==> inputs of job 9431 <==
// alu16_top
module alu16_top(clk, valA, valB, aluop, sub, lr, cc, result);
Settings: LEC_CHECK=0, CAP_MARGIN=20, CELL_PAD_IN_SITES_DETAIL_PLACEMENT=2, CORE_MARGIN=2, CORE_UTILIZATION=38, GPL_ROUTABILITY_DRIVEN=1, GPL_TIMING_DRIVEN=0, MAX_ROUTING_LAYER=met5, PLACE_DENSITY_LB_ADDON=0.05, SLEW_MARGIN=5, TNS_END_PERCENT=20; clock period 6.65 ns.
run.sh (not shown) runs the stock make flow with config.mk's settings and CLKGATE_MAP_FILE=.
==> inputs of job 5353, as changes to job 9431 <==
Settings changed: CELL_PAD_IN_SITES_DETAIL_PLACEMENT 2 to unset, CORE_UTILIZATION 38 to 57, CTS_CLUSTER_SIZE set to 64, GPL_ROUTABILITY_DRIVEN 1 to unset, GPL_TIMING_DRIVEN 0 to unset, MAX_ROUTING_LAYER met5 to unset, PLACE_DENSITY_LB_ADDON 0.05 to unset, SETUP_SLACK_MARGIN set to -0.3, SLEW_MARGIN 5 to 20, TNS_END_PERCENT 20 to unset.
==> flow/constraint.sdc (replaced) <==
create_clock -name core_clock -period 3.41 [get_ports {clk}]
set_input_delay 0.6820 -clock core_clock [delete_from_list [all_inputs] [get_ports {clk}]]
set_output_delay 0.6820 -clock core_clock [all_outputs]
set_load 0.01 [all_outputs]
==> inputs of job 2425, as changes to job 9431 <==
Settings changed: ABC_AREA set to 1, CELL_PAD_IN_SITES_DETAIL_PLACEMENT 2 to unset, CORE_ASPECT_RATIO set to 1.17, CORE_UTILIZATION 38 to 64, GPL_TIMING_DRIVEN 0 to unset, MAX_ROUTING_LAYER met5 to unset, MIN_ROUTING_LAYER set to met1, PLACE_DENSITY_LB_ADDON 0.05 to unset, SLEW_MARGIN 5 to 20, TNS_END_PERCENT 20 to unset.
==> flow/constraint.sdc (replaced) <==
create_clock -name core_clock -period 2.88 [get_ports {clk}]
set_input_delay 0.5760 -clock core_clock [delete_from_list [all_inputs] [get_ports {clk}]]
set_output_delay 0.5760 -clock core_clock [all_outputs]
set_load 0.01 [all_outputs]
==> inputs of job 2005, as changes to job 9431 <==
Settings changed: ABC_AREA set to 0, CELL_PAD_IN_SITES_DETAIL_PLACEMENT 2 to unset, CORE_ASPECT_RATIO set to 0.5, CORE_UTILIZATION 38 to 44, GPL_TIMING_DRIVEN 0 to unset, MAX_ROUTING_LAYER met5 to unset, MIN_ROUTING_LAYER set to met1, PLACE_DENSITY_LB_ADDON 0.05 to 0.14, SLEW_MARGIN 5 to 20, TNS_END_PERCENT 20 to 15.
==> flow/constraint.sdc (replaced) <==
create_clock -name core_clock -period 6.38 [get_ports {clk}]
set_input_delay 1.2760 -clock core_clock [delete_from_list [all_inputs] [get_ports {clk}]]
set_output_delay 1.2760 -clock core_clock [all_outputs]
set_load 0.01 [all_outputs]
==> summary of the runs <==
- Job 2425 died in 5_1_grt (GRT-0232). Job 9431 completed with no timing, DRC or antenna violations. Job 2005 completed with no timing, DRC or antenna violations. Job 5353 finished but failed the layout checks on negative setup slack.
- Via count: job 2005 is smaller than job 9431 (13%).
- Clock power, highest first: job 5353, job 9431, job 2005.
- Count of clock-buffer cells in the layout is the same in job 5353 and job 9431.
- Non-clock buffer count: job 2005 < job 9431 < job 5353.
- The lowest fmax belongs to job 9431, the highest to job 5353.

---

==> quartz <==
alu16_top again, from the RTL that the note above started with.
// alu16_top
module alu16_top(clk, valA, valB, aluop, sub, lr, cc, result);
clock: 6.38 ns
lec_check: 0
abc_area: 0
cap_margin: 10
core_aspect_ratio: 0.72
core_margin: 2
core_utilization: 72
gpl_routability_driven: 1
min_routing_layer: met1
setup_slack_margin: 0.43
slew_margin: 20
tns_end_percent: 5
==> inputs of willow, as changes to quartz <==
ABC_AREA = not set   (was 0)
CAP_MARGIN = 20   (was 10)
CORE_ASPECT_RATIO = not set   (was 0.72)
CORE_UTILIZATION = 68   (was 72)
CTS_CLUSTER_DIAMETER = 246   (was not set)
CTS_CLUSTER_SIZE = 37   (was not set)
GPL_ROUTABILITY_DRIVEN = not set   (was 1)
MIN_ROUTING_LAYER = not set   (was met1)
SETUP_SLACK_MARGIN = not set   (was 0.43)
TNS_END_PERCENT = not set   (was 5)
==> flow/constraint.sdc (replaced) <==
create_clock -name core_clock -period 2.27 [get_ports {clk}]
set_input_delay 0.4540 -clock core_clock [delete_from_list [all_inputs] [get_ports {clk}]]
set_output_delay 0.4540 -clock core_clock [all_outputs]
set_load 0.01 [all_outputs]
==> inputs of yarrow, as changes to quartz <==
ABC_AREA = 1   (was 0)
CAP_MARGIN = 20   (was 10)
CORE_ASPECT_RATIO = 1.17   (was 0.72)
CORE_UTILIZATION = 15   (was 72)
PLACE_DENSITY_LB_ADDON = 0.14   (was not set)
SETUP_SLACK_MARGIN = 1.23   (was 0.43)
TNS_END_PERCENT = not set   (was 5)
==> inputs of harbor, as changes to quartz <==
CAP_MARGIN = 20   (was 10)
CORE_ASPECT_RATIO = 0.5   (was 0.72)
CORE_UTILIZATION = 40   (was 72)
GPL_ROUTABILITY_DRIVEN = 0   (was 1)
PLACE_DENSITY_LB_ADDON = 0.09   (was not set)
SETUP_SLACK_MARGIN = 1.69   (was 0.43)
TNS_END_PERCENT = not set   (was 5)
==> comparison <==
- yarrow ran to the end with no violations. quartz finished clean. harbor finished clean. willow did not get past clock tree synthesis (DPL-0038).
- Against quartz, the sequential share of layout area of harbor is lower by 0.52 points.
- Die size: quartz < willow < harbor < yarrow.
- Of harbor and yarrow, harbor has the higher core utilization (gap 29 points).
- Combinational power: yarrow < quartz < harbor.
- The highest setup slack belongs to yarrow, the lowest to quartz.
- The highest global-route usage belongs to quartz, the lowest to yarrow.
- Hold slack: quartz > harbor > yarrow.
- Against harbor, the total power of quartz is larger by about 3.6%.
==> figures <==
	yarrow	willow	harbor	quartz
Clk pwr	556 uW	-	444 uW	503 uW
Length of the first detailed-routing pass in iterations	5	-	7	20
Via Count	6522	-	7272	7904
Status	complete, no violations	did not finish	complete, no violations	complete, no violations
Failing step	-	clock tree synthesis	-	-
Global router's overall resource usage	0.137	-	0.308	0.505
Non-Clock Buffer Area Fraction	0.0863	-	0.106	0.0863
Slack of the critical path	2.33 ns	-	1.87 ns	1.15 ns
Leakage component of the power	3.64 nW	-	3.17 nW	3.07 nW
Met3 layer usage reported by global route	0.0211	-	0.110	0.285
Placed cell area	7090 sq um	9380 sq um	7360 sq um	7120 sq um
Worst rel slew slack	0.313	-	0.193	0.131
Sequential logic power	427 uW	-	426 uW	451 uW
Largest power group	clock	-	combinational cells	combinational cells
Cell with the largest stage delay on the worst path	dfxtp_1	-	a221oi_1	dfxtp_1
Count of warning messages emitted by the tools	42	-	42	45
Fa+ha+maj area frac	0.133	0.119	0.119	0.119
Post-synthesis cell count	975	854	854	854
Vert. Die Dim	221 um	103 um	95.7 um	86.0 um

---

==> wip/amber: inputs <==
Starting RTL as in the previous note.
Settings: LEC_CHECK=0, CAP_MARGIN=15, CELL_PAD_IN_SITES_DETAIL_PLACEMENT=2, CORE_MARGIN=2, CORE_UTILIZATION=40, GPL_TIMING_DRIVEN=0, HOLD_SLACK_MARGIN=0.12, MAX_ROUTING_LAYER=met5, MIN_ROUTING_LAYER=met2, SLEW_MARGIN=20, TNS_END_PERCENT=5; clock period 3.1 ns.
==> wip/fjord: changes against wip/amber <==
==> flow/config.mk (replaced) <==
export PLATFORM = sky130hd
export DESIGN_NAME = alu16_top
export DESIGN_NICKNAME = alu16_top
export VERILOG_FILES = /design/flow/design.v
export SDC_FILE = /design/flow/constraint.sdc
export NUM_CORES = 4
export LEC_CHECK = 0
export CAP_MARGIN = 20
export CORE_MARGIN = 2
export CORE_UTILIZATION = 61
export SLEW_MARGIN = 20
==> flow/constraint.sdc (replaced) <==
create_clock -name core_clock -period 2.27 [get_ports {clk}]
set_input_delay 0.4540 -clock core_clock [delete_from_list [all_inputs] [get_ports {clk}]]
set_output_delay 0.4540 -clock core_clock [all_outputs]
set_load 0.01 [all_outputs]
==> wip/xenon: changes against wip/amber <==
==> flow/config.mk (replaced) <==
export PLATFORM = sky130hd
export DESIGN_NAME = alu16_top
export DESIGN_NICKNAME = alu16_top
export VERILOG_FILES = /design/flow/design.v
export SDC_FILE = /design/flow/constraint.sdc
export NUM_CORES = 4
export LEC_CHECK = 0
export CAP_MARGIN = 20
export CORE_MARGIN = 2
export CORE_UTILIZATION = 65
export CTS_CLUSTER_DIAMETER = 57
export CTS_CLUSTER_SIZE = 64
export SETUP_SLACK_MARGIN = -0.3
export SLEW_MARGIN = 20
==> flow/constraint.sdc (replaced) <==
create_clock -name core_clock -period 3.75 [get_ports {clk}]
set_input_delay 0.7500 -clock core_clock [delete_from_list [all_inputs] [get_ports {clk}]]
set_output_delay 0.7500 -clock core_clock [all_outputs]
set_load 0.01 [all_outputs]
==> wip/garnet: changes against wip/amber <==
==> flow/config.mk (replaced) <==
export PLATFORM = sky130hd
export DESIGN_NAME = alu16_top
export DESIGN_NICKNAME = alu16_top
export VERILOG_FILES = /design/flow/design.v
export SDC_FILE = /design/flow/constraint.sdc
export NUM_CORES = 4
export LEC_CHECK = 0
export CAP_MARGIN = 20
export CORE_MARGIN = 2
export CORE_UTILIZATION = 40
export MAX_ROUTING_LAYER = met4
export SETUP_SLACK_MARGIN = 0.6
export SLEW_MARGIN = 20
==> flow/constraint.sdc (replaced) <==
create_clock -name core_clock -period 4.7 [get_ports {clk}]
set_input_delay 0.9400 -clock core_clock [delete_from_list [all_inputs] [get_ports {clk}]]
set_output_delay 0.9400 -clock core_clock [all_outputs]
set_load 0.01 [all_outputs]
==> results <==
|  | wip/xenon | wip/fjord | wip/amber | wip/garnet |
|---|---|---|---|---|
| Run status | finished with violations | stopped before the end | stopped before the end | timing/DRC/antenna clean |
| Last stage reached | - | global routing | global routing | - |
| Violated checks | negative setup slack | - | - | - |
| Count of endpoints failing hold in the final timing report | 0 | - | - | 0 |
| Flop count | 57 | - | - | 57 |
| DP Area | 8460 sq um | 9410 sq um | 7670 sq um | 7760 sq um |
| Cells on worst reg2reg path | 17 | - | - | 19 |
| Half-perimeter wire length of the detailed placement result | 20,900 microns | 24,000 microns | 33,300 microns | 22,400 microns |
| Lkg Pwr | 3.91 nW | - | - | 3.55 nW |
| Number of warnings the tools reported | 44 | - | - | 42 |
| Sequential share of cell area | 13.2% | - | - | 14.0% |
| Library cell appearing most often on the critical path | sky130_fd_sc_hd__a21o_1 | - | - | sky130_fd_sc_hd__a21oi_1 |
| Setup repair bufs after CTS | 1 | 40 | 41 | 1 |
| Power in sequential cells | 695 uW | - | - | 571 uW |
| Inverters, non-clock | 65 | - | - | 66 |
| Count of unresolved DRC violations after routing | 0 | - | - | 0 |
| Biggest fanout along the worst timing path | 21 | - | - | 6 |
| Clk ins delay skew pair | 0.37 ns | - | - | 0.35 ns |
| Std-Cell Rows | 37 | 38 | 47 | 47 |
| Clock buffers | 9 | - | - | 11 |
| Endpoint of the worst setup timing path | cc[0] | - | - | cc[0] |
| Max_cap viols | 0 | - | - | 0 |
| Clock tree from TritonCTS | yes | - | - | yes |

---

==> 03-18: inputs <==
alu16_top again, from the RTL that the note above started with.
Settings: LEC_CHECK=0, ABC_AREA=1, CAP_MARGIN=20, CORE_ASPECT_RATIO=1.17, CORE_MARGIN=2, CORE_UTILIZATION=65, GPL_ROUTABILITY_DRIVEN=1, MIN_ROUTING_LAYER=met1, SLEW_MARGIN=20; clock period 2.87 ns.
==> 01-13: changes against 03-18 <==
--- a/flow/config.mk
+++ b/flow/config.mk
@@ -6,10 +6,11 @@
 export NUM_CORES = 4
 export LEC_CHECK = 0
-export ABC_AREA = 1
+export ABC_AREA = 0
 export CAP_MARGIN = 20
 export CORE_ASPECT_RATIO = 1.17
 export CORE_MARGIN = 2
-export CORE_UTILIZATION = 65
-export GPL_ROUTABILITY_DRIVEN = 1
+export CORE_UTILIZATION = 40
+export GPL_ROUTABILITY_DRIVEN = 0
 export MIN_ROUTING_LAYER = met1
+export SETUP_SLACK_MARGIN = -0.62
 export SLEW_MARGIN = 20
==> flow/constraint.sdc (replaced) <==
create_clock -name core_clock -period 6.38 [get_ports {clk}]
set_input_delay 1.2760 -clock core_clock [delete_from_list [all_inputs] [get_ports {clk}]]
set_output_delay 1.2760 -clock core_clock [all_outputs]
set_load 0.01 [all_outputs]
==> out/qor.json <==
{
  "flow.stopped_at": "5_1_grt",
  "yosys_cells": 975,
  "effective_utilization_at_floorplan_pct": 67.62,
  "first-error": "[ERROR GRT-0116] Global routing finished with congestion. Check the congestion regions in the DRC Viewer.",
  "fp.dieW_um": 92.90,
  "synth_largest_type_area_fraction_pct": 19.17,
  "run_status": "did not finish",
  "placedCellCount": 1262,
  "place_area_um2": 7724
}
The numbers above come from 03-18.

==> out/qor.json <==
{
  "run_status": "complete, no violations",
  "inverters": 65,
  "synth_largest_type_area_fraction_pct": 16.98,
  "timing.setup.critical_path_class": "register to register",
  "effective_utilization_at_floorplan_pct": 40.66,
  "worst_path_largest_cell_delay_ns": 0.92,
  "period_minus_slack_ns": 4.823,
  "drtAntennaViolNets": 0,
  "fp.dieW_um": 123.8,
  "top_level_ports": 59,
  "path_depth": 17,
  "detail_route.iter0.violations": 1023,
  "placedCellCount": 1072,
  "clkTransAtPathRegs_ns": 0.06,
  "grt-busiest-layer": "met2"
}
The numbers above come from 01-13.


---

==> run a: inputs <==
Starting RTL as in the previous note.
==> flow/config.mk <==
export PLATFORM = sky130hd
export DESIGN_NAME = alu16_top
export DESIGN_NICKNAME = alu16_top
export VERILOG_FILES = /design/flow/design.v
export SDC_FILE = /design/flow/constraint.sdc
export NUM_CORES = 4
export LEC_CHECK = 0
export ABC_AREA = 1
export CAP_MARGIN = 20
export CORE_ASPECT_RATIO = 1.17
export CORE_MARGIN = 2
export CORE_UTILIZATION = 71
export CTS_CLUSTER_DIAMETER = 47
export CTS_CLUSTER_SIZE = 25
export GPL_ROUTABILITY_DRIVEN = 1
export MIN_ROUTING_LAYER = met1
export PLACE_DENSITY_LB_ADDON = 0.27
export SLEW_MARGIN = 20
==> flow/constraint.sdc <==
create_clock -name core_clock -period 3.6 [get_ports {clk}]
set_input_delay 0.7200 -clock core_clock [delete_from_list [all_inputs] [get_ports {clk}]]
set_output_delay 0.7200 -clock core_clock [all_outputs]
set_load 0.01 [all_outputs]
==> run b: changes against run a <==
Settings changed: ABC_AREA 1 to 0, CORE_UTILIZATION 71 to 66, CTS_CLUSTER_DIAMETER 47 to not set, CTS_CLUSTER_SIZE 25 to not set, PLACE_DENSITY_LB_ADDON 0.27 to not set.
==> flow/constraint.sdc (replaced) <==
create_clock -name core_clock -period 3.59 [get_ports {clk}]
set_input_delay 0.7180 -clock core_clock [delete_from_list [all_inputs] [get_ports {clk}]]
set_output_delay 0.7180 -clock core_clock [all_outputs]
set_load 0.01 [all_outputs]
==> notes <==
Of run b and run a, run b has the higher die size (gap about 20%, measured against run a). Run a produced a clean layout. Run b ended with an error in clock tree synthesis (4_1_cts) (DPL-0033). Of run b and run a, run b has the higher synthesized area (gap about 12%, measured against run a). Synthesized cell count: run a is higher than run b (14%).

---

==> inputs of juniper <==
alu16_top again, from the RTL that the note above started with.
clock: 3.0 ns
lec_check: 0
abc_area: 1
cap_margin: 20
core_margin: 2
core_utilization: 68
cts_cluster_diameter: 57
cts_cluster_size: 37
hold_slack_margin: 0.24
setup_slack_margin: -0.3
slew_margin: 20
==> ember: changes against juniper <==
==> flow/config.mk (replaced) <==
export PLATFORM = sky130hd
export DESIGN_NAME = alu16_top
export DESIGN_NICKNAME = alu16_top
export VERILOG_FILES = /design/flow/design.v
export SDC_FILE = /design/flow/constraint.sdc
export NUM_CORES = 4
export LEC_CHECK = 0
export CAP_MARGIN = 20
export CORE_ASPECT_RATIO = 1.79
export CORE_MARGIN = 2
export CORE_UTILIZATION = 40
export CTS_CLUSTER_DIAMETER = 112
export CTS_CLUSTER_SIZE = 18
export SETUP_SLACK_MARGIN = -0.44
export SLEW_MARGIN = 20
==> flow/constraint.sdc (replaced) <==
create_clock -name core_clock -period 4.7 [get_ports {clk}]
set_input_delay 0.9400 -clock core_clock [delete_from_list [all_inputs] [get_ports {clk}]]
set_output_delay 0.9400 -clock core_clock [all_outputs]
set_load 0.01 [all_outputs]
==> indigo: changes against juniper <==
==> flow/config.mk (replaced) <==
export PLATFORM = sky130hd
export DESIGN_NAME = alu16_top
export DESIGN_NICKNAME = alu16_top
export VERILOG_FILES = /design/flow/design.v
export SDC_FILE = /design/flow/constraint.sdc
export NUM_CORES = 4
export LEC_CHECK = 0
export ABC_AREA = 1
export CAP_MARGIN = 10
export CORE_MARGIN = 2
export CORE_UTILIZATION = 72
export SLEW_MARGIN = 20
==> flow/constraint.sdc (replaced) <==
create_clock -name core_clock -period 4.29 [get_ports {clk}]
set_input_delay 0.8580 -clock core_clock [delete_from_list [all_inputs] [get_ports {clk}]]
set_output_delay 0.8580 -clock core_clock [all_outputs]
set_load 0.01 [all_outputs]
==> amber: changes against juniper <==
==> flow/config.mk (replaced) <==
export PLATFORM = sky130hd
export DESIGN_NAME = alu16_top
export DESIGN_NICKNAME = alu16_top
export VERILOG_FILES = /design/flow/design.v
export SDC_FILE = /design/flow/constraint.sdc
export NUM_CORES = 4
export LEC_CHECK = 0
export CAP_MARGIN = 20
export CORE_MARGIN = 2
export CORE_UTILIZATION = 13
export SLEW_MARGIN = 20
==> flow/constraint.sdc (replaced) <==
create_clock -name core_clock -period 5.01 [get_ports {clk}]
set_input_delay 1.0020 -clock core_clock [delete_from_list [all_inputs] [get_ports {clk}]]
set_output_delay 1.0020 -clock core_clock [all_outputs]
set_load 0.01 [all_outputs]
==> results <==
item                                                                        indigo         juniper                ember                amber
Synth unique cells                                                              41              41                   84                   84
Clock-pin transition on the worst setup and hold timing paths              0.08 ns               -              0.05 ns              0.07 ns
Cell count after synthesis                                                     975             975                  854                  854
Path length in cells of the critical path                                       19               -                   16                   16
Post-route total power                                                     1.94 mW               -              2.09 mW              1.91 mW
Post-route worst hold slack                                               0.733 ns               -             0.800 ns             0.827 ns
Largest power group                                            combinational cells               -  combinational cells  combinational cells
Total of clock buffers placed in the layout                                     11               -                   12                   10
Detailed Route WL                                                         20400 um               -             31000 um             31700 um
Peak supply drop                                                          0.272 mV               -             0.288 mV             0.128 mV
Run status                                                timing/DRC/antenna clean  did not finish  timing/DRC/antenna clean  timing/DRC/antenna clean
Failing step                                                                     -  global routing                    -                    -
Power consumed by sequential cells                                        0.624 mW               -             0.564 mW             0.551 mW
Post-Layout Inst Area                                                    6820 um^2               -            8140 um^2            8460 um^2
Terminating pin of the worst hold path                                       cc[0]               -                cc[1]                cc[1]
Placeable core region                                                    8130 um^2       8640 um^2           16500 um^2           51200 um^2
Yosys stat chip area                                                     6010 um^2       6010 um^2            6720 um^2            6720 um^2
Critical Path Max Stage Delay                                              0.68 ns               -              0.69 ns              0.81 ns
Number of logged tool warnings                                                  44               -                   42                   42
Clock network contribution to total cell area                                3.23%               -                3.89%                3.33%
Power and IR drop assume default switching activity.
